==> flow/design.v <==
`timescale 1ns / 1ps
module catTrap(Clk, Reset, Down_b, hCount, vCount, rgb, bright, Block_col, Block_row);
	input	Clk, Reset, Down_b;
	input [7:0] Block_col, Block_row;
	reg btn_flag;
	integer i, j;
	reg [6:0] state;
	input [9:0] hCount, vCount;
	reg [83:0] board_map;    
	output reg [11:0] rgb;
	input bright;
	reg [1:0] cat_flag;
	reg [2:0] block_col;
  reg [2:0] block_row;
	reg [2:0] cat_col;
	reg [2:0] cat_row;
	localparam
		START =    7'b1000000,
		PLAY =   7'b0100000,
		GAMEOVER =   7'b0010000,
		GAMEWIN =  7'b0001000,
	WHITE = 12'b1111_1111_1111;
	parameter GRAY = 12'b1010_1010_1010;
	parameter BLACK = 12'b0000_0000_0000;
	parameter RED = 12'b1111_0000_0000;
	parameter ORANGE = 12'b1111_1000_0000;
	parameter GREEN = 12'b0000_1111_0000;
	wire [11:0] color [0:3];
	wire inbound;
	wire box00, box01, box02, box03, box04, box05, box06;
	wire box10, box11, box12, box13, box14, box15, box16;
	wire box20, box21, box22, box23, box24, box25, box26;
	wire box30, box31, box32, box33, box34, box35, box36;
	wire box40, box41, box42, box43, box44, box45, box46;
	wire box50, box51, box52, box53, box54, box55, box56;
	assign color[0] = WHITE;
	assign color[1] = GRAY;
	assign color[2] = ORANGE;
	assign color[3] = BLACK;
	always@ (*)
	begin
    	if(~bright )	 
			rgb = BLACK;
		else if (inbound)
		begin
			if(box00)
				rgb = color[board_map[70 +: 2]];
			else if (box01)
				rgb = color[board_map[72 +: 2]];
			else if (box02)
				rgb = color[board_map[74 +: 2]];
			else if (box03)
				rgb = color[board_map[76 +: 2]];
			else if (box04)
				rgb = color[board_map[78 +: 2]];
			else if (box05)
				rgb = color[board_map[80 +: 2]];
			else if (box06)
				rgb = color[board_map[82 +: 2]];
			else if (box10)
				rgb = color[board_map[56 +: 2]];
			else if (box11)
				rgb = color[board_map[58 +: 2]];
			else if (box12)
				rgb = color[board_map[60 +: 2]];
			else if (box13)
				rgb = color[board_map[62 +: 2]];
			else if (box14)
				rgb = color[board_map[64 +: 2]];
			else if (box15)
				rgb = color[board_map[66 +: 2]];
			else if (box16)
				rgb = color[board_map[68 +: 2]];
			else if (box20)
				rgb = color[board_map[42 +: 2]];
			else if (box21)
				rgb = color[board_map[44 +: 2]];
			else if (box22)
				rgb = color[board_map[46 +: 2]];
			else if (box23)
				rgb = color[board_map[48 +: 2]];
			else if (box24)
				rgb = color[board_map[50 +: 2]];
			else if (box25)
				rgb = color[board_map[52 +: 2]];
			else if (box26)
				rgb = color[board_map[54 +: 2]];
			else if (box30)
				rgb = color[board_map[28 +: 2]];
			else if (box31)
				rgb = color[board_map[30 +: 2]];
			else if (box32)
				rgb = color[board_map[32 +: 2]];
			else if (box33)
				rgb = color[board_map[34 +: 2]];
			else if (box34)
				rgb = color[board_map[36 +: 2]];
			else if (box35)
				rgb = color[board_map[38 +: 2]];
			else if (box36)
				rgb = color[board_map[40 +: 2]];
			else if (box40)
				rgb = color[board_map[14 +: 2]];
			else if (box41)
				rgb = color[board_map[16 +: 2]];
			else if (box42)
				rgb = color[board_map[18 +: 2]];
			else if (box43)
				rgb = color[board_map[20 +: 2]];
			else if (box44)
				rgb = color[board_map[22 +: 2]];
			else if (box45)
				rgb = color[board_map[24 +: 2]];
			else if (box46)
				rgb = color[board_map[26 +: 2]];
			else if (box50)
				rgb = color[board_map[0 +: 2]];
			else if (box51)
				rgb = color[board_map[2 +: 2]];
			else if (box52)
				rgb = color[board_map[4 +: 2]];
			else if (box53)
				rgb = color[board_map[6 +: 2]];
			else if (box54)
				rgb = color[board_map[8 +: 2]];
			else if (box55)
				rgb = color[board_map[10 +: 2]];
			else if (box56)
				rgb = color[board_map[12 +: 2]];
			else
				rgb = 12'b0000_0111_1111;
		end
		else
		begin
			if (state == GAMEOVER)
				rgb = RED;
			else if (state == GAMEWIN)
				rgb = GREEN;
			else if (state == START)
			     rgb = ORANGE;
			else
				rgb = 12'b1010_1111_1111;
	     end
	end
	assign inbound = ((hCount >= 190)&&(hCount <= 550)&&(vCount >= 140)&&(vCount <= 450));
	assign box00 = ((hCount >= 200)&&(hCount <= 250)&&(vCount >= 150)&&(vCount <= 200));
	assign box01 = ((hCount >= 250)&&(hCount <= 300)&&(vCount >= 150)&&(vCount <= 200));
	assign box02 = ((hCount >= 300)&&(hCount <= 350)&&(vCount >= 150)&&(vCount <= 200));
	assign box03 = ((hCount >= 350)&&(hCount <= 400)&&(vCount >= 150)&&(vCount <= 200));
	assign box04 = ((hCount >= 400)&&(hCount <= 450)&&(vCount >= 150)&&(vCount <= 200));
	assign box05 = ((hCount >= 450)&&(hCount <= 500)&&(vCount >= 150)&&(vCount <= 200));
	assign box06 = ((hCount >= 500)&&(hCount <= 550)&&(vCount >= 150)&&(vCount <= 200));
	assign box10 = ((hCount >= 200)&&(hCount <= 250)&&(vCount >= 200)&&(vCount <= 250));
	assign box11 = ((hCount >= 250)&&(hCount <= 300)&&(vCount >= 200)&&(vCount <= 250));
	assign box12 = ((hCount >= 300)&&(hCount <= 350)&&(vCount >= 200)&&(vCount <= 250));
	assign box13 = ((hCount >= 350)&&(hCount <= 400)&&(vCount >= 200)&&(vCount <= 250));
	assign box14 = ((hCount >= 400)&&(hCount <= 450)&&(vCount >= 200)&&(vCount <= 250));
	assign box15 = ((hCount >= 450)&&(hCount <= 500)&&(vCount >= 200)&&(vCount <= 250));
	assign box16 = ((hCount >= 500)&&(hCount <= 550)&&(vCount >= 200)&&(vCount <= 250));
	assign box20 = ((hCount >= 200)&&(hCount <= 250)&&(vCount >= 250)&&(vCount <= 300));
	assign box21 = ((hCount >= 250)&&(hCount <= 300)&&(vCount >= 250)&&(vCount <= 300));
	assign box22 = ((hCount >= 300)&&(hCount <= 350)&&(vCount >= 250)&&(vCount <= 300));
	assign box23 = ((hCount >= 350)&&(hCount <= 400)&&(vCount >= 250)&&(vCount <= 300));
	assign box24 = ((hCount >= 400)&&(hCount <= 450)&&(vCount >= 250)&&(vCount <= 300));
	assign box25 = ((hCount >= 450)&&(hCount <= 500)&&(vCount >= 250)&&(vCount <= 300));
	assign box26 = ((hCount >= 500)&&(hCount <= 550)&&(vCount >= 250)&&(vCount <= 300));
	assign box30 = ((hCount >= 200)&&(hCount <= 250)&&(vCount >= 300)&&(vCount <= 350));
	assign box31 = ((hCount >= 250)&&(hCount <= 300)&&(vCount >= 300)&&(vCount <= 350));
	assign box32 = ((hCount >= 300)&&(hCount <= 350)&&(vCount >= 300)&&(vCount <= 350));
	assign box33 = ((hCount >= 350)&&(hCount <= 400)&&(vCount >= 300)&&(vCount <= 350));
	assign box34 = ((hCount >= 400)&&(hCount <= 450)&&(vCount >= 300)&&(vCount <= 350));
	assign box35 = ((hCount >= 450)&&(hCount <= 500)&&(vCount >= 300)&&(vCount <= 350));
	assign box36 = ((hCount >= 500)&&(hCount <= 550)&&(vCount >= 300)&&(vCount <= 350));
	assign box40 = ((hCount >= 200)&&(hCount <= 250)&&(vCount >= 350)&&(vCount <= 400));
	assign box41 = ((hCount >= 250)&&(hCount <= 300)&&(vCount >= 350)&&(vCount <= 400));
	assign box42 = ((hCount >= 300)&&(hCount <= 350)&&(vCount >= 350)&&(vCount <= 400));
	assign box43 = ((hCount >= 350)&&(hCount <= 400)&&(vCount >= 350)&&(vCount <= 400));
	assign box44 = ((hCount >= 400)&&(hCount <= 450)&&(vCount >= 350)&&(vCount <= 400));
	assign box45 = ((hCount >= 450)&&(hCount <= 500)&&(vCount >= 350)&&(vCount <= 400));
	assign box46 = ((hCount >= 500)&&(hCount <= 550)&&(vCount >= 350)&&(vCount <= 400));
	assign box50 = ((hCount >= 200)&&(hCount <= 250)&&(vCount >= 400)&&(vCount <= 450));
	assign box51 = ((hCount >= 250)&&(hCount <= 300)&&(vCount >= 400)&&(vCount <= 450));
	assign box52 = ((hCount >= 300)&&(hCount <= 350)&&(vCount >= 400)&&(vCount <= 450));
	assign box53 = ((hCount >= 350)&&(hCount <= 400)&&(vCount >= 400)&&(vCount <= 450));
	assign box54 = ((hCount >= 400)&&(hCount <= 450)&&(vCount >= 400)&&(vCount <= 450));
	assign box55 = ((hCount >= 450)&&(hCount <= 500)&&(vCount >= 400)&&(vCount <= 450));
	assign box56 = ((hCount >= 500)&&(hCount <= 550)&&(vCount >= 400)&&(vCount <= 450));
	reg [83:0] next_map;
	reg [6:0] next_state;
	reg [2:0] next_cat_col;
	reg [2:0] next_cat_row;
	always @ (*)
	begin
		next_state = state;
		next_cat_col = cat_col;
		next_cat_row = cat_row;
		block_row = 3'b000;
		block_col = 3'b000;
		cat_flag = 1;
		for (i = 0; i < 6; i = i + 1)
			for (j = 0; j < 7; j = j + 1)
				next_map[2*((i)*7+(j)) +: 2] = board_map[2*((i)*7+(j)) +: 2];
			case(state)
				START:
				begin
						if (Down_b)
							begin
								 next_state = PLAY;
							end
				end
				PLAY:
				begin
	        if (Down_b)
	            begin
	            case(Block_row)
	               8'b00000000: block_row = 3'b000;
	               8'b00000001: block_row = 3'b001;
	               8'b00000010: block_row = 3'b010;
	               8'b00000100: block_row = 3'b011;
	               8'b00001000: block_row = 3'b100;
	               8'b00010000: block_row = 3'b101;
	               8'b00100000: block_row = 3'b110;
	               8'b01000000: block_row = 3'b111;
	               default: block_row = 3'b000;
	              endcase
	              case(Block_col)
	               8'b00000000: block_col = 3'b000;
	               8'b00000001: block_col = 3'b001;
	               8'b00000010: block_col = 3'b010;
	               8'b00000100: block_col = 3'b011;
	               8'b00001000: block_col = 3'b100;
	               8'b00010000: block_col = 3'b101;
	               8'b00100000: block_col = 3'b110;
	               8'b01000000: block_col = 3'b111;
	               default: block_col = 3'b000;
	              endcase
                    if ((block_row <= 3'd5)&&(block_col <= 3'd6))
                      next_map[2*((block_row)*7+(block_col)) +: 2] = 3;
                    cat_flag = 1;
                    if ((next_map[2*((next_cat_row+1)*7+(next_cat_col)) +: 2] != 3)&&(cat_flag==1))
                      begin
                        next_map[2*((next_cat_row+1)*7+(next_cat_col)) +: 2] = 2;
                        next_map[2*((next_cat_row)*7+(next_cat_col)) +: 2] = 0;
                        next_cat_row = next_cat_row + 1;
                        cat_flag = 0;
                      end
                    else if ((next_map[2*((next_cat_row)*7+(next_cat_col+1)) +: 2] != 3)&&(cat_flag==1))
                      begin
                        next_map[2*((next_cat_row)*7+(next_cat_col+1)) +: 2] = 2;
                        next_map[2*((next_cat_row)*7+(next_cat_col)) +: 2] = 0;
                        next_cat_col = next_cat_col + 1;
                        cat_flag = 0;
                      end
                    else if ((next_map[2*((next_cat_row-1)*7+(next_cat_col)) +: 2] != 3)&&(cat_flag==1))
                      begin
                        next_map[2*((next_cat_row-1)*7+(next_cat_col)) +: 2] = 2;
                        next_map[2*((next_cat_row)*7+(next_cat_col)) +: 2] = 0;
                        next_cat_row = next_cat_row - 1;
                        cat_flag = 0;
                      end
                    else if ((next_map[2*((next_cat_row)*7+(next_cat_col-1)) +: 2] != 3)&&(cat_flag==1))
                      begin
                        next_map[2*((next_cat_row)*7+(next_cat_col-1)) +: 2] = 2;
                        next_map[2*((next_cat_row)*7+(next_cat_col)) +: 2] = 0;
                        next_cat_col = next_cat_col - 1;
                        cat_flag = 0;
                      end
                    else
                      next_state = GAMEWIN;
	            end
								 if ((next_cat_row > 4)||(next_cat_col > 5)||(next_cat_col < 1)||(next_cat_row < 1))
									 next_state = GAMEOVER;
	           end
				GAMEOVER:
				begin
	      end
				GAMEWIN:
				begin
	      end
				default: ;
		  endcase
	end
	always @ (posedge Clk, posedge Reset)
	begin
		if(Reset)
		begin
			state <= START;
			cat_col <= 3'd3;
			cat_row <= 3'd3;
			for (i = 0; i < 6; i = i + 1)
				for (j = 0; j < 7; j = j + 1)
					board_map[2*((i)*7+(j)) +: 2] <= ((i + j) % 2 == 1) ? 2'd1 : 2'd0;
			board_map[48 +: 2] <= 2;  
		end
		else
		begin
			state <= next_state;
			cat_col <= next_cat_col;
			cat_row <= next_cat_row;
			for (i = 0; i < 6; i = i + 1)
				for (j = 0; j < 7; j = j + 1)
					board_map[2*((i)*7+(j)) +: 2] <= next_map[2*((i)*7+(j)) +: 2];
	   end 
    end
endmodule
==> flow/run.sh <==
#!/bin/bash
# the make line also repeats each setting of config.mk as NAME=value (left out here)
make -C /OpenROAD-flow-scripts/flow DESIGN_CONFIG=/design/flow/config.mk WORK_HOME=/design/flow/orfs CLKGATE_MAP_FILE= finish
==> flow/config.mk <==
export PLATFORM = sky130hd
export DESIGN_NAME = catTrap
export DESIGN_NICKNAME = catTrap
export VERILOG_FILES = /design/flow/design.v
export SDC_FILE = /design/flow/constraint.sdc
export NUM_CORES = 4
export LEC_CHECK = 0
export CAP_MARGIN = 0
export CELL_PAD_IN_SITES_GLOBAL_PLACEMENT = 0
export CORE_ASPECT_RATIO = 0.64
export CORE_MARGIN = 2
export CORE_UTILIZATION = 65
export CTS_CLUSTER_SIZE = 98
export GPL_ROUTABILITY_DRIVEN = 0
export MAX_ROUTING_LAYER = met4
export MIN_ROUTING_LAYER = met2
export SETUP_SLACK_MARGIN = 1.14
export SLEW_MARGIN = 20
export TNS_END_PERCENT = 85
==> flow/constraint.sdc <==
create_clock -name core_clock -period 10.0 [get_ports {Clk}]
set_input_delay 2.0000 -clock core_clock [delete_from_list [all_inputs] [get_ports {Clk}]]
set_output_delay 2.0000 -clock core_clock [all_outputs]
set_load 0.01 [all_outputs]
==> notes.md, run 1 <==
Notes on the physical design

The flow did not finish. The flow stopped in global routing (5_1_grt). The tool reported: "[ERROR GRT-0116] Global routing finished with congestion. Check the congestion regions in the DRC Viewer".

The synth_stat.txt file lists the number of cells as 2524. Synthesis produced a netlist with a net count of 2651. Per the placement log, port buffering inserted 51 buffers. The post-synthesis share of cell area spent on and, or, nand and nor gates is 0.287. The H-tree was split into 3 levels. Of the total synthesized cell area, the portion taken by full adders, half adders and majority gates is 0.0732. Yosys reports a chip area of 16600 um2.

The cell type with the largest total area after synthesis is sky130_fd_sc_hd__dfrtp_1. The synthesized netlist contains 108 unique library cells. The proportion of register bits with asynchronous set or reset after synthesis is 1.00.

The number of buffers between clock root and the deepest sink is 2. The leading register cell type out of synthesis is sky130_fd_sc_hd__dfrtp_1. The xor/xnor cell area share of the yosys netlist is 0.0310. Summing all multiplexer cells gives an area fraction of 0.0115. Synthesis handed over a netlist of 2524 instances. The total standard cell area after synthesis is 16600 um2. The area fraction of the largest cell type after synthesis is 0.101.

The dominant combinational cell family by area after synthesis is AND-OR/OR-AND gates. The vertical die dimension reported for this design is 132 um. The total number of yosys warnings is 1. Counting instances in the post-synthesis netlist gives the leading cell types as 340 x sky130_fd_sc_hd__nand2_1, 309 x sky130_fd_sc_hd__a21oi_1, 254 x sky130_fd_sc_hd__nor2_1, 199 x sky130_fd_sc_hd__o21ai_0, 120 x sky130_fd_sc_hd__clkbuf_1. The hold-fix buffer count after cts is 0. For this design the top-level I/O count stands at 52. The mean instance size in the synthesized netlist is 6.58 um2. Once placement finished, the instance area stood at 17400 um2. Before CTS, the worst setup slack after placement is 0.331 ns. The clock sink total is 94.

Per the synthesis report, the AND-OR/OR-AND share of the synthesized area is 0.392. According to the floorplan report, the placeable core area is 24900 um2. In this run, synthesis produced a sequential element count of 94. The estimated wirelength of the detail-placed design is 64000 um. The total overflow left after global routing is 2681. The synthesis stats list as the most numerous cell sky130_fd_sc_hd__nand2_1. The share of the Yosys chip area taken by registers is 0.144. The tree is rooted in a sky130_fd_sc_hd__clkbuf_16. The floorplan die width is 204 um.

The global routing report lists combined usage of all routing layers as 1.13. CTS added clock buffers totalling 9. The share of the core area taken by cells at floorplan is 0.666. The chip occupies 26900 um2.

In this run the core area contains 46 standard-cell rows. Ranked by total cell area, the synthesized netlist is headed by sky130_fd_sc_hd__dfrtp_1 10%, sky130_fd_sc_hd__a21oi_1 9.3%, sky130_fd_sc_hd__nand2_1 7.7%. The count of flip-flops with a built-in enable after synthesis is 0.
-- metrics by stage --
step / hold slack [ns] / cells / util
after floorplan: 0.470 / 2524 / -
after global placement: 0.521 / 2799 / 0.699
after detailed placement: 0.529 / 2799 / 0.699
after CTS: 0.541 / 2819 / 0.717
-- routing by layer --
| layer | global-route usage | overflow |
|---|---|---|
| met1 | - | - |
| met2 | 0.972 | 247 |
| met3 | 1.54 | 2273 |
| met4 | 0.792 | 161 |
| met5 | - | - |
-- timing repair --
item	4_1_cts
pin swaps	3
setup buffers	4
endpoints found under the hold margin	0
resized	23
setup endpoints to repair	81
==> run 2: changes to the inputs <==
- CAP_MARGIN: 0 -> 20
- CELL_PAD_IN_SITES_GLOBAL_PLACEMENT: 0 -> unset
- CORE_ASPECT_RATIO: 0.64 -> unset
- CORE_UTILIZATION: 65 -> 63
- CTS_CLUSTER_DIAMETER: unset -> 392
- CTS_CLUSTER_SIZE: 98 -> 99
- GPL_ROUTABILITY_DRIVEN: 0 -> unset
- MAX_ROUTING_LAYER: met4 -> unset
- MIN_ROUTING_LAYER: met2 -> unset
- SETUP_SLACK_MARGIN: 1.14 -> unset
- TNS_END_PERCENT: 85 -> unset
- clock period: 10.0 -> 7.41 ns (I/O delays scaled with it)
==> notes.md, run 2 <==
Notes on the physical design

The flow did not finish. The step where the flow halted is global routing (5_1_grt). The tool reported: "[ERROR GRT-0232] Routing congestion too high. Check the congestion heatmap in the GUI". The proportion of register bits with asynchronous set or reset after synthesis is 1.00. The cell type with the largest total area after synthesis is sky130_fd_sc_hd__dfrtp_1. Ranked by total cell area, the synthesized netlist is headed by sky130_fd_sc_hd__dfrtp_1 10%, sky130_fd_sc_hd__a21oi_1 9.3%, sky130_fd_sc_hd__nand2_1 7.7%. The area fraction of the largest cell type after synthesis is 0.101. In the floorplan report the effective utilization is 0.639. Among all flip-flop cells after synthesis, the most frequent one is sky130_fd_sc_hd__dfrtp_1.

In this run, synthesis inferred 0 flip-flops with an integrated enable. The share of synthesized cell area in full adder, half adder and majority cells is 0.0732. In this run, the synthesized area fraction spent on AND-OR/OR-AND gates is recorded as 0.392. The number of clock buffers added by TritonCTS is 9. The total standard cell area after synthesis is 16600 um2.

Yosys mapped the design onto 108 distinct sky130hd cell types. Per the OpenROAD floorplan log, the width of the die is 166 um. 52 I/O pins were placed. STA on the placed design reports a worst setup slack of -0.976 ns. The number of instances in the placed design is 3024. The clock tree synthesis step divided the H-tree into 3 levels. After global routing the overflow that remains totals 32. The core region area is 26000 um2. The hold-fix buffer count after cts is 0. Summing all placed instances gives a cell area of 19300 um2. The mean instance size in the synthesized netlist is 6.58 um2.

The die covers 27700 um2. In the synthesized netlist, the cells that appear most often are 340 x sky130_fd_sc_hd__nand2_1, 309 x sky130_fd_sc_hd__a21oi_1, 254 x sky130_fd_sc_hd__nor2_1, 199 x sky130_fd_sc_hd__o21ai_0, 120 x sky130_fd_sc_hd__clkbuf_1. For this run the detailed placement stage logged an HPWL of 67400 um. RePlAce ended its routability-driven mode at a weighted congestion of 1.32.

The instance count of the mapped netlist is 2524. The total number of yosys warnings is 1. The number of nets in the synthesized netlist is 2651. Per the synthesis report, the simple-gate share of the synthesized area is 0.287. The global-route total usage across every layer is 0.704. The placement row count is 59.

The register bit count reported by yosys is 94. Yosys instantiated no cell more often than sky130_fd_sc_hd__nand2_1. The mux cell area share after synthesis is 0.0115. The xor/xnor cell area share of the yosys netlist is 0.0310.

The total of buffers placed on input and output ports is 51. The dominant combinational cell family by area after synthesis is AND-OR/OR-AND gates. The chip height is 166 um. The number of buffers between clock root and the deepest sink is 2. The number of cells reported by Yosys stat comes to 2524. The buffer cell driving the clock tree root is sky130_fd_sc_hd__clkbuf_16. The stat command in Yosys gives a chip area of 16600 um2. The tree built by TritonCTS fans out to 94 sinks. For this run, the register share of the synthesized area comes to 0.144.
## run 2: through the flow
stage,setup TNS [ns],hold slack (ns)
after floorplan,0,0.470
after global placement,-47.44,0.527
after detailed placement,-68.77,0.530
after CTS,0,0.543
## run 2: layer usage
layer | GRT overflow | track usage
met2 | 13 | 0.895
met4 | 17 | 0.603
met3 | 2 | 0.514
met1 | 0 | 0.751
met5 | 0 | 0.169
## run 2: repair_timing
item,CTS
pin swaps,20
resized,45
endpoints found under the setup margin,92
gates cloned,0
setup buffers,10
==> run 3: changes to the inputs <==
- ABC_AREA: unset -> 1
- CAP_MARGIN: 20 -> 40
- CELL_PAD_IN_SITES_DETAIL_PLACEMENT: unset -> 0
- CELL_PAD_IN_SITES_GLOBAL_PLACEMENT: unset -> 2
- CORE_UTILIZATION: 63 -> 21
- CTS_CLUSTER_DIAMETER: 392 -> 352
- CTS_CLUSTER_SIZE: 99 -> 37
- HOLD_SLACK_MARGIN: unset -> 0.07
- MIN_ROUTING_LAYER: unset -> met1
- PLACE_DENSITY: unset -> 0.82
- TNS_END_PERCENT: unset -> 35
- clock period: 7.41 -> 6.8 ns (I/O delays scaled with it)
==> notes.md, run 3 <==
Implementation results

The synthesis report gives the async set-or-reset register share as 1.00. Of the post-synthesis cell area, the dominant cell type holds 0.194. The synthesis report lists the most area-consuming cells as sky130_fd_sc_hd__nand2_1 19%, sky130_fd_sc_hd__o21ai_0 12%, sky130_fd_sc_hd__inv_1 11%. Row generation in the floorplan step produced 105 rows. A clean result was blocked by setup timing. The setup TNS is -44.55 ns. After its last routability iteration, the placer logged a weighted congestion of 1.04. The share of synthesized cell area in full adder, half adder and majority cells is 0.0700. The TritonCTS clock tree is built. The number of cells traversed by the worst register-to-register path is 23. The startpoint identified for the worst register-to-register timing path is cat_row[0]$_DFFE_PP1P_.

The worst min-delay path class is flip-flop to flip-flop. The latest clock arrival within the worst-skew pair is 0.43 ns. The critical path contains buffers and inverters numbering 41 combined.

The met3 routed wirelength is 9250 um. The final max-slew violation count recorded for this run is 0. The total of buffers placed on input and output ports is 51. The hold-fix buffer count after cts is 0. The post-synthesis share of cell area spent on and, or, nand and nor gates is 0.390. Per the final timing report, the hold violations number 0.

The post-synthesis net count is 3379. In the Yosys stats the netlist draws on 63 distinct library cells. Counting the warning lines in the Yosys log gives 1.

The cell sitting at the root of the clock tree is a sky130_fd_sc_hd__clkbuf_16. The top metal layer carrying routed signals is met4. The instance count of the mapped netlist is 3252.

The residual DRC count is 0. The floorplan die width is 292 um. The highest achievable clock rate is 117 MHz.

For the pin with the worst max-slew slack, the measured transition is 0.883 ns. The maximum fanout along the worst path is 4.

The synthesized netlist occupies a cell area of 17400 um2. The mean instance size in the synthesized netlist is 5.34 um2. After synthesis, the share of cell area in mux cells is 0. The maximum number of pins on one net before global-route repair is 91. Per the OpenROAD floorplan log, the area of the core is 82000 um2.

The largest delay contributor family on the critical path is buffers and inverters. The sum of routed wire segments on met1 is 42300 um. The critical path data required time is 5.44 ns. After global routing the overflow that remains totals 0.

The number of global-route vias before repair came to 23870. The post-detailed-route count of antenna-violating nets is 0. By count the netlist is led by 900 x sky130_fd_sc_hd__nand2_1, 493 x sky130_fd_sc_hd__inv_1, 437 x sky130_fd_sc_hd__nor2_1, 401 x sky130_fd_sc_hd__o21ai_0, 176 x sky130_fd_sc_hd__a21oi_1. The number of detailed-route iterations in the first pass is 6. The final layout contains 4012 nets.

The number of max-cap violations is 0. The initial antenna violation count is 1. The startpoint of the most critical setup path is vCount[5].

The clock buffer count from CTS is 9. The minimum clock period is 8.55 ns. Summed over all nets, the half-perimeter wirelength after detailed placement is 76300 um. Yosys stat counts 3252 cells in the synthesized netlist. The pre-placement core utilization is 0.212.

The count of fill cells added during filler insertion is 9094. The timing report gives the biggest stage delay along the critical path as 0.23 ns. The chip occupies 85100 um2. The final timing report counts setup violations totalling 104. The part of the Yosys area used for sequential elements is 0.137. The number of cells on the worst hold path is 2. The cell with the most instances after synthesis is sky130_fd_sc_hd__nand2_1. The OpenROAD report gives the critical path a data arrival time of 7.19 ns. Dividing the detail-routed wire length by the instance count gives 20.5 um. Per STA, the endpoint of the critical path is rgb[3]. Per the synthesis report, the AND-OR/OR-AND share of the synthesized area is 0.254. The final timing report lists clock skew as 0.0199 ns.

In the detailed route, the total length drawn on met2 is 44000 um. The remaining max-slew budget at the tightest pin is 0.411. In this run the deepest clock path goes through 2 buffers.

Sorting the Yosys area breakdown by cell type puts at the top sky130_fd_sc_hd__nand2_1. The CTS log lists the clock sinks for this run as 94. Summing over every cut layer, the via total after detailed routing is 25146. The library cell appearing most often on the critical path is sky130_fd_sc_hd__buf_4.

The leading register cell type out of synthesis is sky130_fd_sc_hd__dfrtp_1. The xor/xnor cell area share of the yosys netlist is 0.0146. Post-synthesis, Yosys gives the total cell area as 17400 um2. The final wirelength is 102000 um. Hold timing on the final database bottoms out at a slack of 0.513 ns. The wire length of the first global-routing pass is 149000 um.

The worst setup path is captured at a primary output. The critical-path cell with the highest stage delay is sky130_fd_sc_hd__buf_4. STA reports a reg2reg setup slack of 0.49 ns. The category of the most critical setup path is input pin to primary output. For this run, the total global-route usage over all layers was measured as 0.230. The startpoint kind of the worst setup timing path is an input pin.

After clock tree synthesis, the clock-pin slew on the worst setup and hold paths is 0.08 ns. The worst slack after detailed placement is -2.45 ns. For this run, the detailed router reports a per-instance via density of 5.07.

The total antenna diodes in the routed design is 0. The final standard cell utilization of the core is 0.326. The count of flip-flops with a built-in enable after synthesis is 0. The tally of OpenROAD warnings is 50.

The slack of the critical path is -1.75 ns. STA shows the worst min-delay path finishing at state[2]$_DFF_PP0_. The critical hold path startpoint is state[2]$_DFF_PP0_. During I/O placement, the number of pins put on the boundary was 52. Compared with the post-synthesis result, the final layout area differs by 53.7%. Setup repair after global routing could not meet its margin everywhere. Dividing the final minimum period by the clock period gives 1.26. CTS built an H-tree with a depth of 3. The chip height is 292 um. The register bit count reported by yosys is 94. In this run the critical register-to-register path is captured at board_map[7]$_DFFE_PP0P_.

The run finished, with violations left. The violation count after the first detailed-route iteration is 2452. Among the non-sequential cells, simple AND/OR/NAND/NOR gates take the most area. The critical path runs through a total of 47 cells.
## run 3: what timing repair did
item | in CTS | in global routing
pin swaps | 164 | 95
gates resized | 551 | 292
gates cloned | 5 | 1
buffers inserted | 178 | 29
setup endpoints to repair | 105 | 105
## run 3: through the flow
| step | cells | area [um2] |
|---|---|---|
| after detailed placement | 4738 | 22700 |
| after global routing | 4960 | 26700 |
| after floorplan | 3252 | 17600 |
| after global placement | 4736 | 22700 |
| after CTS | 4931 | 25500 |
| final | 4960 | 26700 |
## run 3: cell type report
class / count / area, um2 / area share
multi-input combinational: 2542 / 14500 / 0.542
timing repair buffer: 724 / 6220 / 0.233
sequential: 94 / 2390 / 0.0893
inverter: 513 / 1960 / 0.0734
tap: 1070 / 1340 / 0.0501
clock buffer: 10 / 239 / 0.00895
clock inverter: 6 / 62.6 / 0.00234
timing repair inverter: 1 / 16.3 / 0.000609
## run 3: layer usage
layer / GRT usage / vias up
met2: 0.359 / 1190
met1: 0.299 / 11722
li1: - / 11928
met5: 0 / -
met4: 0.121 / 0
met3: 0.0447 / 306
==> run 4: changes to the inputs <==
- CAP_MARGIN: 40 -> 20
- CELL_PAD_IN_SITES_DETAIL_PLACEMENT: 0 -> unset
- CELL_PAD_IN_SITES_GLOBAL_PLACEMENT: 2 -> unset
- CORE_ASPECT_RATIO: unset -> 0.72
- CORE_UTILIZATION: 21 -> 28
- CTS_CLUSTER_DIAMETER: 352 -> unset
- CTS_CLUSTER_SIZE: 37 -> 62
- GPL_ROUTABILITY_DRIVEN: unset -> 1
- HOLD_SLACK_MARGIN: 0.07 -> unset
- MAX_ROUTING_LAYER: unset -> met5
- PLACE_DENSITY: 0.82 -> unset
- PLACE_DENSITY_LB_ADDON: unset -> 0.21
- SETUP_SLACK_MARGIN: unset -> 0.45
- SLEW_MARGIN: 20 -> 30
- TNS_END_PERCENT: 35 -> 55
- clock period: 6.8 -> 10.8 ns (I/O delays scaled with it)
==> notes.md, run 4 <==
Implementation results

The first TritonRoute pass finished after 9 iterations. The highest achievable clock rate is 98.1 MHz. The critical path data required time is 8.64 ns. The buffer cell driving the clock tree root is sky130_fd_sc_hd__clkbuf_16.

The floorplan die width is 298 um. For reference, the critical path is captured by rgb[9]. Synthesis handed over a netlist of 3252 instances. The clock-pin slew on the worst setup and hold paths is 0.08 ns. The script logs the ratio of routed vias to standard cells as 5.51. Measured against the total synthesized area, the mux share comes to 0. The overall overflow remaining after global route is 0.

The core region area is 61400 um2. The post-synthesis share of cell area spent on and, or, nand and nor gates is 0.390. The count of flip-flops with a built-in enable after synthesis is 0. The hold-fix buffer count after cts is 0. The setup skew after layout is 0.0185 ns.

The violation count after the first detailed-route iteration is 3380. The maximum number of pins on one net before global-route repair is 66. Counting flops and latches in the post-synthesis netlist gives 94. Together, buffers and inverters on the worst path number 26. The critical-path cell with the highest stage delay is sky130_fd_sc_hd__o21ai_1.

Excluding fillers, the count of instances in the completed layout stands at 4213.

The initial antenna violation count is 3. Relative to the synthesized area, the layout overhead comes to 18.2%. The proportion of register bits with asynchronous set or reset after synthesis is 1.00. The most numerous cell type found on the critical path is sky130_fd_sc_hd__nand2_1. After detailed routing, the total wire length is 92000 um. The wire length per cell is 21.8 um. The endpoint of the worst hold path is reported as state[2]$_DFF_PP0_.

The dominant combinational cell family by area after synthesis is simple AND/OR/NAND/NOR gates. Summed over all instances, the cell type with the most area after synthesis is sky130_fd_sc_hd__nand2_1. Checking max transition, the worst relative margin is 0.256. The clock H-tree reported by CTS has 3 levels. The wire length of the first global-routing pass is 135000 um.

For the pin with the worst max-slew slack, the measured transition is 1.10 ns. By count the netlist is led by 900 x sky130_fd_sc_hd__nand2_1, 493 x sky130_fd_sc_hd__inv_1, 437 x sky130_fd_sc_hd__nor2_1, 401 x sky130_fd_sc_hd__o21ai_0, 176 x sky130_fd_sc_hd__a21oi_1. Measured along the y axis, the die boundary spans 215 um. The die covers 64100 um2. The CTS log lists the clock sinks for this run as 94. Once detailed placement completed, the half-perimeter wirelength came to 71700 um. The placement row count is 77. The maximum fanout along the worst path is 7. The xor/xnor cell area share of the yosys netlist is 0.0146. The total standard cell area after synthesis is 17400 um2. The number of cells traversed by the worst register-to-register path is 26. The cell with the most instances after synthesis is sky130_fd_sc_hd__nand2_1. The critical path crosses 61 cells after its start point. The worst min-delay path class is flip-flop to flip-flop. Per the Yosys statistics, synthesis produced 3252 cells.

The pre-placement core utilization is 0.283. The count of final setup violators is 0. TritonCTS built the clock tree. The cell-mix breakdown from Yosys lists the compound-gate area share as 0.254. In this run the deepest clock path goes through 2 buffers. Setup repair after global routing could not meet its margin everywhere.

The leading register cell type out of synthesis is sky130_fd_sc_hd__dfrtp_1. The worst register-to-register path begins at cat_row[0]$_DFFE_PP1P_. The proportion of netlist area held by the largest area contributor is 0.194. The worst setup path is captured at a primary output.

Per the post-synthesis report, the nets total 3379. The last weighted congestion value of the routability-driven placer is 1.06. Looking at the reg2reg group, the worst path ends at board_map[17]$_DFFE_PP0P_. Per the final report, max-transition violations number 0.

The total number of yosys warnings is 1. The minimum clock period is 10.19 ns. The hold violation count in the final report is 0. Per STA, the worst path accumulates the most delay in the family buffers and inverters. The number of placed instances, taps included, is 4146. The final standard cell utilization of the core is 0.335. The flow ran to the end and the layout has no timing, DRC or antenna violations. STA classifies the critical path startpoint as an input pin. The post-route clock period utilization is 0.944. Detailed routing inserted a total of 23229 vias.

The post-detailed-route count of antenna-violating nets is 0. The average instance in the mapped netlist occupies 5.34 um2. The count of cell types in the netlist is 63.

In the global route stage, overall resource usage came out at 0.278. The top-level I/O count is 52. The number of global-route vias before repair was 20629. The arrival time at the worst endpoint is 8.03 ns. Of the synthesized area, sequential elements account for 0.137. By area the synthesized netlist is led by sky130_fd_sc_hd__nand2_1 19%, sky130_fd_sc_hd__o21ai_0 12%, sky130_fd_sc_hd__inv_1 11%.

Across the run, the number of max-cap violations was 0. For this run, the chip area from Yosys synthesis comes to 17400 um2. The number of cells on the worst hold path is 2. The tool warning count for the run is 48.

Among all stages on the critical path, the maximum delay recorded is 0.39 ns. The clock buffer count from CTS is 9.

The minimum setup slack among reg-to-reg paths is 2.49 ns. The residual DRC count is 0. The startpoint of the most critical setup path is vCount[4]. The critical hold path startpoint is state[2]$_DFF_PP0_. The later pin in the worst-skew pair is clocked with a latency of 0.42 ns. The count of buffers added on input and output ports is 51.

Per the synthesis report, the adder-cell share of the synthesized area is 0.0700. The net count of the finished layout is 3503. The critical path is of the input pin to primary output type.
## run 4: per-layer routing
layer  vias up  wire length, um  track usage
li1      10899                -            -
met1     10691            42500        0.417
met2      1462            34100        0.364
met3       175            12800       0.0993
met4         2             2610       0.0742
met5         -               13            0
## run 4: cell type report
type / count / area, um2
Antenna cell: 3 / 7.51
Clock buffer: 11 / 233
Clock inverter: 5 / 82.6
Fill cell: 7063 / 40800
Inverter: 513 / 1930
Multi-Input combinational cell: 2542 / 13200
Sequential cell: 94 / 2390
Tap cell: 829 / 1040
Timing Repair Buffer: 216 / 1700
## run 4: per-stage QoR
stage	hold WS [ns]	worst slack [ns]	setup TNS (ns)	cell area [um2]
after floorplan	0.455	1.73	0	17400
after CTS	0.509	0.452	0	20100
after global placement	0.494	-0.341	-2.44	19500
after detailed placement	0.490	-0.289	-1.94	19500
after global routing	0.562	-0.260	-2.16	20500
final	0.509	0.606	0	20500
## run 4: what timing repair did
item                                    CTS  global route
endpoints found under the setup margin   12            40
pin swaps                                20            48
setup buffers                            30            18
resized                                  97           157
==> run 5: changes to the inputs <==
- ABC_AREA: 1 -> unset
- CAP_MARGIN: 20 -> 40
- CELL_PAD_IN_SITES_DETAIL_PLACEMENT: unset -> 0
- CORE_ASPECT_RATIO: 0.72 -> unset
- CORE_UTILIZATION: 28 -> 60
- CTS_CLUSTER_DIAMETER: unset -> 214
- CTS_CLUSTER_SIZE: 62 -> 37
- GPL_ROUTABILITY_DRIVEN: 1 -> unset
- HOLD_SLACK_MARGIN: unset -> -0.09
- MAX_ROUTING_LAYER: met5 -> unset
- PLACE_DENSITY: unset -> 0.6
- PLACE_DENSITY_LB_ADDON: 0.21 -> unset
- SETUP_SLACK_MARGIN: 0.45 -> unset
- SLEW_MARGIN: 30 -> 20
- TNS_END_PERCENT: 55 -> 5
- clock period: 10.8 -> 6.8 ns (I/O delays scaled with it)
==> notes.md, run 5 <==
Notes on the physical design

In this run, the synthesized area fraction spent on AND-OR/OR-AND gates is recorded as 0.392. The part of the Yosys area used for sequential elements is 0.144. The xor/xnor cell area share of the yosys netlist is 0.0310. The step where the flow halted is global routing (5_1_grt).

The H-tree was split into 3 levels. The clock passes through at most 2 buffers. The chip area line in the Yosys stat output reads 16600 um2. The post-placement cell area is 20100 um2. The overall overflow remaining after global route is 15.

The chip height is 170 um. Yosys mapped the design onto 108 distinct sky130hd cell types. sky130_fd_sc_hd__nand2_1 is the most common cell in the netlist. The total of buffers placed on input and output ports is 51. The top-level I/O count is 52. The clock buffer count from CTS is 9. The number of instances in the placed design is 3134. Ranked by instance count, the synthesized netlist is headed by 340 x sky130_fd_sc_hd__nand2_1, 309 x sky130_fd_sc_hd__a21oi_1, 254 x sky130_fd_sc_hd__nor2_1, 199 x sky130_fd_sc_hd__o21ai_0, 120 x sky130_fd_sc_hd__clkbuf_1. Of the total synthesized cell area, the portion taken by full adders, half adders and majority gates is 0.0732. Routability-driven placement finished with a final weighted congestion of 1.30. The instance count of the mapped netlist is 2524. The dominant combinational cell family by area after synthesis is AND-OR/OR-AND gates. The clock sink total is 94.

The worst slack after detailed placement is -1.38 ns. The first error in the log reads "[ERROR GRT-0232] Routing congestion too high. Check the congestion heatmap in the GUI". After synthesis the cells add up to 16600 um2. The total number of yosys warnings is 1. The number of nets handed over by synthesis was 2651.

Overall routing resource usage recorded by global route was 0.765. Counting flops with a built-in enable in the synthesized netlist gives 0. The leading register cell type out of synthesis is sky130_fd_sc_hd__dfrtp_1. By area the synthesized netlist is led by sky130_fd_sc_hd__dfrtp_1 10%, sky130_fd_sc_hd__a21oi_1 9.3%, sky130_fd_sc_hd__nand2_1 7.7%. The floorplan die width is 170 um.

After synthesis the netlist holds a flip-flop and latch count of 94. For this run the detailed placement stage logged an HPWL of 70400 um. The floorplan has 60 rows. The area of the chip is 29000 um2. The initial utilization of the core area, before any placement, comes to 0.613. After synthesis, the share of cell area in mux cells is 0.0115. In the Yosys report the total cell count is 2524.

The buffer cell driving the clock tree root is sky130_fd_sc_hd__clkbuf_16. The post-synthesis share of cell area spent on and, or, nand and nor gates is 0.287. The run stopped with a tool error.

After synthesis, the share of flip-flops with an asynchronous set or reset is 1.00. The area fraction of the largest cell type after synthesis is 0.101. Of all cell types, the one taking the most synthesized area is sky130_fd_sc_hd__dfrtp_1. The core region area is 27100 um2. Each instance of the synthesized netlist takes up on average 6.58 um2. The hold-fix buffer count after cts is 0.
run 5: timing repair:
item | in CTS
gates cloned | 4
pin swaps | 76
resized | 194
buffers inserted | 25
endpoints found under the setup margin | 105
run 5: per-layer routing:
metal / overflow / track usage
met5: 0 / 0.374
met4: 6 / 0.716
met3: 0 / 0.625
met2: 9 / 0.918
met1: 0 / 0.778
==> run 6: changes to the inputs <==
- ABC_AREA: unset -> 0
- CAP_MARGIN: 40 -> 20
- CELL_PAD_IN_SITES_DETAIL_PLACEMENT: 0 -> unset
- CELL_PAD_IN_SITES_GLOBAL_PLACEMENT: unset -> 0
- CORE_MARGIN: 2 -> 8
- CORE_UTILIZATION: 60 -> 72
- CTS_CLUSTER_DIAMETER: 214 -> 342
- CTS_CLUSTER_SIZE: 37 -> unset
- HOLD_SLACK_MARGIN: -0.09 -> unset
- MAX_ROUTING_LAYER: unset -> met5
- MIN_ROUTING_LAYER: met1 -> unset
- PLACE_DENSITY: 0.6 -> 0.69
- SETUP_SLACK_MARGIN: unset -> 2.21
- SLEW_MARGIN: 20 -> 5
- TNS_END_PERCENT: 5 -> unset
- clock period: 6.8 -> 10.2 ns (I/O delays scaled with it)
==> notes.md, run 6 <==
Notes on the physical design

In the global route stage, overall resource usage came out at 0.695. The CTS log lists the clock sinks for this run as 94. Once placement completed, the tool counted placed cells totaling 2742. Yosys reported that registers with async set or reset make up 1.00.

By area the synthesized netlist is led by sky130_fd_sc_hd__dfrtp_1 10%, sky130_fd_sc_hd__a21oi_1 9.3%, sky130_fd_sc_hd__nand2_1 7.7%. The area reported by Yosys stat is 16600 um2. The area of the chip is 28200 um2. In this run, the synthesized area fraction spent on adder and majority cells is recorded as 0.0732. In this run the vertical extent of the chip is 168 um. Per the synth stats, the flop cell with the highest instance count is sky130_fd_sc_hd__dfrtp_1.

The overall overflow remaining after global route is 4. The pre-placement core utilization is 0.734. The total of buffers placed on input and output ports is 51.

Counting every instance in the synthesized netlist gives 2524. The report puts the hold buffer count at CTS at 0. At the end of routability-driven placement, the weighted congestion stood at 1.35. Per Yosys stat, the portion of area used by sequential elements is 0.144. In this run the deepest clock path goes through 2 buffers. Per the synthesis report, the simple-gate share of the synthesized area is 0.287. The tool reported: "[ERROR GRT-0116] Global routing finished with congestion. Check the congestion regions in the DRC Viewer". The step where the flow halted is global routing (5_1_grt). The run stopped with a tool error. Per the post-synthesis stats, the area per cell is 6.58 um2.

The total cells reported by yosys after synthesis is 2524. Ranked by instance count, the synthesized netlist is headed by 340 x sky130_fd_sc_hd__nand2_1, 309 x sky130_fd_sc_hd__a21oi_1, 254 x sky130_fd_sc_hd__nor2_1, 199 x sky130_fd_sc_hd__o21ai_0, 120 x sky130_fd_sc_hd__clkbuf_1. The floorplan report gives the top-level pin count as 52. Prior to clock tree synthesis, the placed netlist has a worst setup slack of 0.637 ns. At floorplan, the net count of the design was reported as 2651.

The number of different library cells used by synthesis comes to 108. The synthesis stat section lists a flop and latch total of 94. The instance area at placement is 17400 um2. Summing every instance area after synthesis gives 16600 um2. The dominant combinational cell family by area after synthesis is AND-OR/OR-AND gates. The die is 168 um wide.

The cell with the most instances after synthesis is sky130_fd_sc_hd__nand2_1. The mux cell area share after synthesis is 0.0115. In this run, the synthesized area fraction spent on AND-OR/OR-AND gates is recorded as 0.392. The synthesized design spends more area on one cell type than any other, namely sky130_fd_sc_hd__dfrtp_1.

The count of H-tree levels built during CTS is 3. According to the floorplan log, the row count is 55. The estimated wirelength of the detail-placed design is 58400 um. Counting the buffers created by CTS gives 9. The synthesized design contains 0 enable-type register cells. The proportion of netlist area held by the largest area contributor is 0.101. The xor/xnor cell area share of the yosys netlist is 0.0310. The buffer cell driving the clock tree root is sky130_fd_sc_hd__clkbuf_16. The total number of yosys warnings is 1. The total area inside the core boundary comes to 22600 um2.
## run 6: repair_timing
| item | in CTS |
|---|---|
| gates cloned | 7 |
| endpoints found under the setup margin | 105 |
| gates resized | 137 |
| buffers inserted | 38 |
| pin swaps | 37 |
## run 6: per-layer routing
metal,global-route usage,overflow
met1,0.690,1
met5,0.288,1
met4,0.625,0
met3,0.634,1
met2,0.817,1
## run 6: through the flow
stage	hold slack, ns	utilization
global placement	0.528	0.767
detailed placement	0.532	0.768
CTS	0.542	0.825
floorplan	0.470	-
==> run 7: changes to the inputs <==
- ABC_AREA: 0 -> unset
- CELL_PAD_IN_SITES_GLOBAL_PLACEMENT: 0 -> unset
- CORE_MARGIN: 8 -> 2
- CORE_UTILIZATION: 72 -> 60
- CTS_CLUSTER_DIAMETER: 342 -> unset
- MAX_ROUTING_LAYER: met5 -> unset
- PLACE_DENSITY: 0.69 -> unset
- SETUP_SLACK_MARGIN: 2.21 -> -0.48
- SLEW_MARGIN: 5 -> 20
- clock period: 10.2 -> 6.79 ns (I/O delays scaled with it)
==> notes.md, run 7 <==
Notes on the physical design

The area reported by Yosys stat is 16600 um2. Measured against the total synthesized area, the mux share comes to 0.0115. The post-synth count of flops with an enable pin is 0. The global-route total usage across every layer is 0.745. In this run, the synthesized area fraction spent on AND-OR/OR-AND gates is recorded as 0.392. The floorplan step defined a core boundary enclosing 27100 um2.

The worst slack after detailed placement is -1.78 ns. The chip height is 170 um. Dividing the synthesized area by the synthesized cell count gives 6.58 um2.

The number of nets handed over by synthesis was 2651. The share of synthesized cell area in full adder, half adder and majority cells is 0.0732. In this run the core area contains 60 standard-cell rows. The post-synthesis share of cell area spent on and, or, nand and nor gates is 0.287.

The tree built by TritonCTS fans out to 94 sinks. The instance count of the mapped netlist is 2524. The area of the chip is 29000 um2.

The step where the flow halted is global routing (5_1_grt). In the post-synthesis netlist, the biggest area contributors are sky130_fd_sc_hd__dfrtp_1 10%, sky130_fd_sc_hd__a21oi_1 9.3%, sky130_fd_sc_hd__nand2_1 7.7%. Counting along the longest clock path gives a buffer depth of 2. The proportion of register bits with asynchronous set or reset after synthesis is 1.00. The leading register cell type out of synthesis is sky130_fd_sc_hd__dfrtp_1. In this run the count of I/O pins placed on the die edge is 52.

The pre-placement core utilization is 0.613. The proportion of netlist area held by the largest area contributor is 0.101. The xor/xnor cell area share of the yosys netlist is 0.0310. The part of the Yosys area used for sequential elements is 0.144. According to the dpl log, the detail-placed design has an HPWL of 69700 um.

Summing all placed instances gives a cell area of 19700 um2. Synthesis instantiated 108 different standard cells from the library. The last weighted congestion value of the routability-driven placer is 1.30. The total standard cell area after synthesis is 16600 um2. The floorplan die width is 170 um.

The register bit count reported by yosys is 94. CTS added clock buffers totalling 9. Warnings reported by Yosys during synthesis add up to 1.

Counting tap cells, the placed design contains a total of 3110 instances. The overall overflow remaining after global route is 2. The buffer cell driving the clock tree root is sky130_fd_sc_hd__clkbuf_16. The tool reported: "[ERROR GRT-0232] Routing congestion too high. Check the congestion heatmap in the GUI". The cell with the most instances after synthesis is sky130_fd_sc_hd__nand2_1.

The count of H-tree levels built during CTS is 3. The total of buffers placed on input and output ports is 51. In the Yosys report the total cell count is 2524. Among the non-sequential cells, AND-OR/OR-AND gates take the most area. The flow did not finish. Counting instances in the post-synthesis netlist gives the leading cell types as 340 x sky130_fd_sc_hd__nand2_1, 309 x sky130_fd_sc_hd__a21oi_1, 254 x sky130_fd_sc_hd__nor2_1, 199 x sky130_fd_sc_hd__o21ai_0, 120 x sky130_fd_sc_hd__clkbuf_1. The cell type with the largest total area after synthesis is sky130_fd_sc_hd__dfrtp_1. The report puts the hold buffer count at CTS at 0.
-- run 7: metrics by stage --
step            util  TNS, ns
2_1_floorplan      -   -34.97
3_3_place_gp   0.727  -120.24
3_5_place_dp   0.727  -145.13
4_1_cts        0.751   -36.29
-- run 7: per-layer routing --
metal,GRT overflow,track usage
met5,0,0.355
met1,0,0.765
met4,1,0.687
met3,0,0.593
met2,1,0.902
-- run 7: repair_timing --
| action | 4_1_cts |
|---|---|
| setup endpoints to repair | 93 |
| buffers inserted | 14 |
| pin swaps | 21 |
| hold endpoints to repair | 0 |
| gates cloned | 1 |
| gates resized | 68 |
==> run 8: changes to the inputs <==
- CORE_UTILIZATION: 60 -> 66
- SETUP_SLACK_MARGIN: -0.48 -> unset
- clock period: 6.79 -> 6.67 ns (I/O delays scaled with it)
==> notes.md, run 8 <==
Notes on the physical design

The flow did not finish. The stage where the run came to a stop is global routing (5_1_grt). The tool reported: "[ERROR GRT-0116] Global routing finished with congestion. Check the congestion regions in the DRC Viewer". Per the synth stats, the flop cell with the highest instance count is sky130_fd_sc_hd__dfrtp_1.

The synthesized-area fraction occupied by ao, oa, aoi and oai cells is 0.392. Sorting the synthesis cell report by count puts at the top sky130_fd_sc_hd__nand2_1. RePlAce ended its routability-driven mode at a weighted congestion of 1.38. The clock buffer count from CTS is 9. The core region area is 25000 um2. The global-route total usage across every layer is 0.939. The post-synthesis net count is 2651. In the post-synthesis netlist, the biggest area contributors are sky130_fd_sc_hd__dfrtp_1 10%, sky130_fd_sc_hd__a21oi_1 9.3%, sky130_fd_sc_hd__nand2_1 7.7%. For this run, the chip area from Yosys synthesis comes to 16600 um2. The hold-fix buffer count after cts is 0. The pre-placement core utilization is 0.665. Clock tree synthesis found a total of 94 sinks. Pin placement for this block handled 52 I/O pins. The share of synthesized cell area in full adder, half adder and majority cells is 0.0732. The xor/xnor cell area share of the yosys netlist is 0.0310. The dominant combinational cell family by area after synthesis is AND-OR/OR-AND gates. In this run, synthesis inferred 0 flip-flops with an integrated enable. The chip height is 163 um.

The instance area at placement is 20200 um2. In this run the clock root is driven by a sky130_fd_sc_hd__clkbuf_16. After floorplanning, the core was divided into 58 placement rows.

The total standard cell area after synthesis is 16600 um2. Of the total synthesized cell area, the portion taken by AND, OR, NAND and NOR gates is 0.287. The total number of yosys warnings is 1. The HPWL after detailed placement is 67100 um. Synthesis produced 2524 cells. Yosys reports the multiplexer fraction of the synthesized area as 0.0115. The total overflow left after global routing is 1018. The cell type with the largest total area after synthesis is sky130_fd_sc_hd__dfrtp_1. After detailed placement, the design holds a cell count of 3104. The total cells reported by yosys after synthesis is 2524. The chip occupies 26400 um2. The gate-level netlist out of Yosys references 108 unique cell types. The register bit count reported by yosys is 94.

Of all flip-flops after synthesis, the portion carrying an async set or reset was 1.00. The count of H-tree levels built during CTS is 3. Per the placement log, port buffering inserted 51 buffers. The mean instance size in the synthesized netlist is 6.58 um2.

The clock passes through at most 2 buffers. Per Yosys stat, the portion of area used by sequential elements is 0.144. The floorplan step set the die width to 163 um. Ranked by instance count, the synthesized netlist is headed by 340 x sky130_fd_sc_hd__nand2_1, 309 x sky130_fd_sc_hd__a21oi_1, 254 x sky130_fd_sc_hd__nor2_1, 199 x sky130_fd_sc_hd__o21ai_0, 120 x sky130_fd_sc_hd__clkbuf_1. The proportion of netlist area held by the largest area contributor is 0.101.
-- run 8: repair_timing --
action / 4_1_cts
cloned: 10
resized: 378
setup buffers: 74
setup endpoints to repair: 105
pin swaps: 171
-- run 8: routing by layer --
metal  global-route usage  GRT overflow
met4                 1.01           303
met1                0.886            63
met3                0.825            60
met2                 1.08           579
met5                0.663            13
-- run 8: per-stage QoR --
step	utilization	worst slack, ns
3_5_place_dp	0.810	-1.68
3_3_place_gp	0.810	-1.41
4_1_cts	0.913	-0.416
2_1_floorplan	-	-0.346
==> run 9: changes to the inputs <==
- ABC_AREA: unset -> 1
- CORE_ASPECT_RATIO: unset -> 1.88
- CORE_UTILIZATION: 66 -> 26
- CTS_CLUSTER_DIAMETER: unset -> 296
- GPL_TIMING_DRIVEN: unset -> 0
- PLACE_DENSITY: unset -> 0.45
- SLEW_MARGIN: 20 -> 15
- TNS_END_PERCENT: unset -> 95
- clock period: 6.67 -> 14.7 ns (I/O delays scaled with it)
==> notes.md, run 9 <==
Implementation results

The highest achievable clock rate is 72.9 MHz. The area growth from synthesis to layout is 13.6%. The critical path runs through a total of 87 cells. For this design, the slowest cell found on the critical path is sky130_fd_sc_hd__clkdlybuf4s50_1.

The setup skew after layout is 0.0207 ns. Per STA, the worst path accumulates the most delay in the family simple AND/OR/NAND/NOR gates. The tally of OpenROAD warnings is 47. The net count of the finished layout is 3469. After the first detailed-routing iteration, the DRC count stood at 2449. The last weighted congestion value of the routability-driven placer is 1.16. The initial utilization of the core area, before any placement, comes to 0.261.

The count of flip-flops with a built-in enable after synthesis is 0. The run finished with no timing, DRC or antenna violations. The detailed router placed 24108 vias in this run. The number of setup buffers added after CTS is 0. The category of the most critical setup path is input pin to primary output. The first global-routing pass estimated 180000 um of wire. CTS added clock buffers totalling 9. By count the netlist is led by 900 x sky130_fd_sc_hd__nand2_1, 493 x sky130_fd_sc_hd__inv_1, 437 x sky130_fd_sc_hd__nor2_1, 401 x sky130_fd_sc_hd__o21ai_0, 176 x sky130_fd_sc_hd__a21oi_1.

Counting distinct cell types in the post-synthesis netlist gives 63. For flop-to-flop paths, the worst setup slack is 5.13 ns. The startpoint identified for the worst register-to-register timing path is cat_row[1]$_DFFE_PP1P_. The proportion of register bits with asynchronous set or reset after synthesis is 1.00. The mux cell area share after synthesis is 0. The buffer cell driving the clock tree root is sky130_fd_sc_hd__clkbuf_16. According to the I/O placement log, the pin count is 52. The number of cells reported by Yosys stat comes to 3252. The minimum clock period is 13.71 ns. The library cell appearing most often on the critical path is sky130_fd_sc_hd__nand2_1. The initial antenna violation count is 14. The arrival time at the worst endpoint is 10.77 ns. The worst hold path was traced through 2 stages. The element type at the critical path end is a primary output.

The instance count of the mapped netlist is 3252. The overall die size recorded for this design is 69000 um2. The remaining max-slew budget at the tightest pin is 0.131. The count of H-tree levels built during CTS is 3.

During placement, the flow inserted port buffers numbering 50. Per the detail_route report, vias per standard cell equal 5.72. The most frequently used library cell after synthesis is sky130_fd_sc_hd__nand2_1. The clock-pin slew on the worst setup and hold paths is 0.08 ns. After synthesis, the chip area reported by Yosys is 17400 um2. For reference, the top cells by area after synthesis are sky130_fd_sc_hd__nand2_1 19%, sky130_fd_sc_hd__o21ai_0 12%, sky130_fd_sc_hd__inv_1 11%. The worst min-delay path class is flip-flop to flip-flop.

The register bit count reported by yosys is 94. The synthesized-area fraction occupied by ao, oa, aoi and oai cells is 0.254. For the pin with the worst max-slew slack, the measured transition is 1.30 ns. The global-route total usage across every layer is 0.384.

The instance area at placement is 19200 um2. Setup repair after global routing left no endpoint under its margin. STA lists the endpoint of the worst register-to-register path as board_map[10]$_DFFE_PP1P_. The total number of yosys warnings is 1. The final design area excluding fillers is 19700 um2. The post-synthesis share of cell area spent on and, or, nand and nor gates is 0.390.

The maximum fanout along the worst path is 6. The setup TNS is 0 ns. Entering global routing, the biggest net connects 65 pins. The critical hold path startpoint is state[2]$_DFF_PP0_. The placement row count is 130. The clock sink total is 94. The hold-fix buffer count after cts is 0. The sink of the worst hold path is state[2]$_DFF_PP0_. The residual DRC count is 0. The number of cells traversed by the worst register-to-register path is 20. The number of pins with negative max-slew slack in the final report is 0. The delay of the slowest critical-path stage is 0.58 ns.

Per STA, the endpoint of the critical path is rgb[2]. At the end of the flow the core is filled with cells to 0.297. The latest clock arrival within the worst-skew pair is 0.42 ns. The core region area is 66500 um2.

The number of global-route vias before repair is 23459. The overall overflow remaining after global route is 0. The final wirelength is 131000 um. The share of synthesized cell area in full adder, half adder and majority cells is 0.0700.

The xor/xnor cell area share of the yosys netlist is 0.0146. Looking at area per cell type in the netlist, the leader is sky130_fd_sc_hd__nand2_1. The mean instance size in the synthesized netlist is 5.34 um2. STA classifies the critical path startpoint as an input pin. After legalization and detailed placement, the total HPWL measured 105000 um. Per Yosys stat, the portion of area used by sequential elements is 0.137. The data required time reported for the critical path is 11.76 ns.

The post-route clock period utilization is 0.933. The TritonCTS clock tree is built. The number of detailed-route iterations in the first pass is 7.

The count of final setup violators is 0. Per the detail_route report, routed wire per instance is 31.1 um. Once detail routing completed, the nets flagged for antenna violations numbered 0. The proportion of netlist area held by the largest area contributor is 0.194. Measured along the y axis, the die boundary spans 358 um.

The number of buffers between clock root and the deepest sink is 2. The number of nets in the synthesized netlist is 3379. The most used flip-flop cell after synthesis is sky130_fd_sc_hd__dfrtp_1. Grouping non-sequential cells by family puts the most area in simple AND/OR/NAND/NOR gates. The hold violation count in the final report is 0.

According to the timing report, the critical path is launched from hCount[5]. The cell resize tally after clock tree synthesis is 0. The die is 193 um wide.

Before any placement, the netlist area is recorded as 17400 um2. The tool flagged a number of max-cap violations equal to 0. Together, buffers and inverters on the worst path number 5.
## run 9: per-layer routing
layer	vias up	wire length, um	track usage
met5	-	28	0
met4	4	18200	0.419
met3	669	10800	0.111
met2	1379	60800	0.637
met1	11216	41300	0.359
li1	10840	-	-
## run 9: cell type report
| class | instances | area [um2] |
|---|---|---|
| inverters | 513 | 1930 |
| plain buffers | 103 | 418 |
| repair buffers | 79 | 790 |
| multi-input cells | 2542 | 12800 |
| clock buffers | 9 | 225 |
| clock inverters | 7 | 133 |
| diodes | 12 | 30.0 |
| fillers | 7811 | 46800 |
| well taps | 858 | 1070 |
| flip-flops and latches | 94 | 2390 |
## run 9: through the flow
stage | std cells | hold WS [ns] | setup WS, ns
after global routing | 4208 | 0.555 | 0.0436
final | 4217 | 0.516 | 0.986
after CTS | 4191 | 0.525 | 1.12
after global placement | 4160 | 0.496 | -0.556
after floorplan | 3252 | 0.455 | 4.07
after detailed placement | 4175 | 0.506 | 0.819
==> run 10: changes to the inputs <==
- CAP_MARGIN: 20 -> 0
- CELL_PAD_IN_SITES_GLOBAL_PLACEMENT: unset -> 0
- CORE_ASPECT_RATIO: 1.88 -> 0.64
- CORE_MARGIN: 2 -> 5
- CORE_UTILIZATION: 26 -> 65
- CTS_CLUSTER_DIAMETER: 296 -> unset
- CTS_CLUSTER_SIZE: unset -> 98
- GPL_ROUTABILITY_DRIVEN: unset -> 0
- GPL_TIMING_DRIVEN: 0 -> unset
- MAX_ROUTING_LAYER: unset -> met4
- MIN_ROUTING_LAYER: unset -> met2
- PLACE_DENSITY: 0.45 -> unset
- SETUP_SLACK_MARGIN: unset -> 1.14
- SLEW_MARGIN: 15 -> 20
- TNS_END_PERCENT: 95 -> 85
- clock period: 14.7 -> 10.2 ns (I/O delays scaled with it)
==> notes.md, run 10 <==
Notes on the physical design

Among all cell types in the netlist, the one instantiated most often is sky130_fd_sc_hd__nand2_1. The core region area is 26100 um2. In this run the mean area of a mapped cell was 5.34 um2. The flow did not finish. The report puts the hold buffer count at CTS at 0. The instance area at placement is 18700 um2. The number of instances in the placed design is 3642. The worst slack after detailed placement is -0.673 ns. Summed over all routing layers, the global router reports a total usage of 0.964.

The total standard cell area after synthesis is 17400 um2. The overall overflow remaining after global route is 1674. The instance count of the mapped netlist is 3252.

For reference, the top logic cell family by area is simple AND/OR/NAND/NOR gates. Per the TritonCTS log, the buffer count is 9. The cell type with the largest total area after synthesis is sky130_fd_sc_hd__nand2_1. No sink is reached through more buffers than the 2 on the longest clock path.

The buffer cell driving the clock tree root is sky130_fd_sc_hd__clkbuf_16. The placement row count is 47. Ranked by total cell area, the synthesized netlist is headed by sky130_fd_sc_hd__nand2_1 19%, sky130_fd_sc_hd__o21ai_0 12%, sky130_fd_sc_hd__inv_1 11%. The share of synthesized area in the top cell type comes to 0.194. The clock sink total is 94. The area reported by Yosys stat is 17400 um2. The post-synthesis net count is 3379. The register bit count reported by yosys is 94. The total of buffers placed on input and output ports is 51.

Per the synthesis report, the XOR/XNOR share of the synthesized area is 0.0146. The post-synth count of flops with an enable pin is 0. The commonest cells after synthesis are 900 x sky130_fd_sc_hd__nand2_1, 493 x sky130_fd_sc_hd__inv_1, 437 x sky130_fd_sc_hd__nor2_1, 401 x sky130_fd_sc_hd__o21ai_0, 176 x sky130_fd_sc_hd__a21oi_1. Yosys stat counts 3252 cells in the synthesized netlist. After synthesis, the share of cell area in mux cells is 0.

Pin placement for this block handled 52 I/O pins. For this run, the register share of the synthesized area comes to 0.137. The floorplan step set the die width to 214 um. In this run, the synthesized area fraction spent on and/or/nand/nor cells is recorded as 0.390.

The first error in the log reads "[ERROR GRT-0116] Global routing finished with congestion. Check the congestion regions in the DRC Viewer". The total number of yosys warnings is 1. The floorplan step defined a die boundary enclosing 30200 um2. The cell-mix breakdown from Yosys lists the compound-gate area share as 0.254.

For this run the detailed placement stage logged an HPWL of 60300 um. The pre-placement core utilization is 0.666. The proportion of register bits with asynchronous set or reset after synthesis is 1.00. The step where the flow halted is global routing (5_1_grt).

Per the synthesis report, the adder-cell share of the synthesized area is 0.0700. The die is 141 um tall. The clock tree synthesis step divided the H-tree into 3 levels. The most used flip-flop cell after synthesis is sky130_fd_sc_hd__dfrtp_1. The count of cell types in the netlist is 63.
==> run 10: per-layer routing <==
metal	track usage	overflow
met3	1.21	1348
met5	-	-
met2	0.903	187
met4	0.694	139
met1	-	-
==> run 10: timing repair <==
item,4_1_cts
resized,225
pin swaps,61
buffers inserted,21
endpoints found under the setup margin,77
endpoints found under the hold margin,0
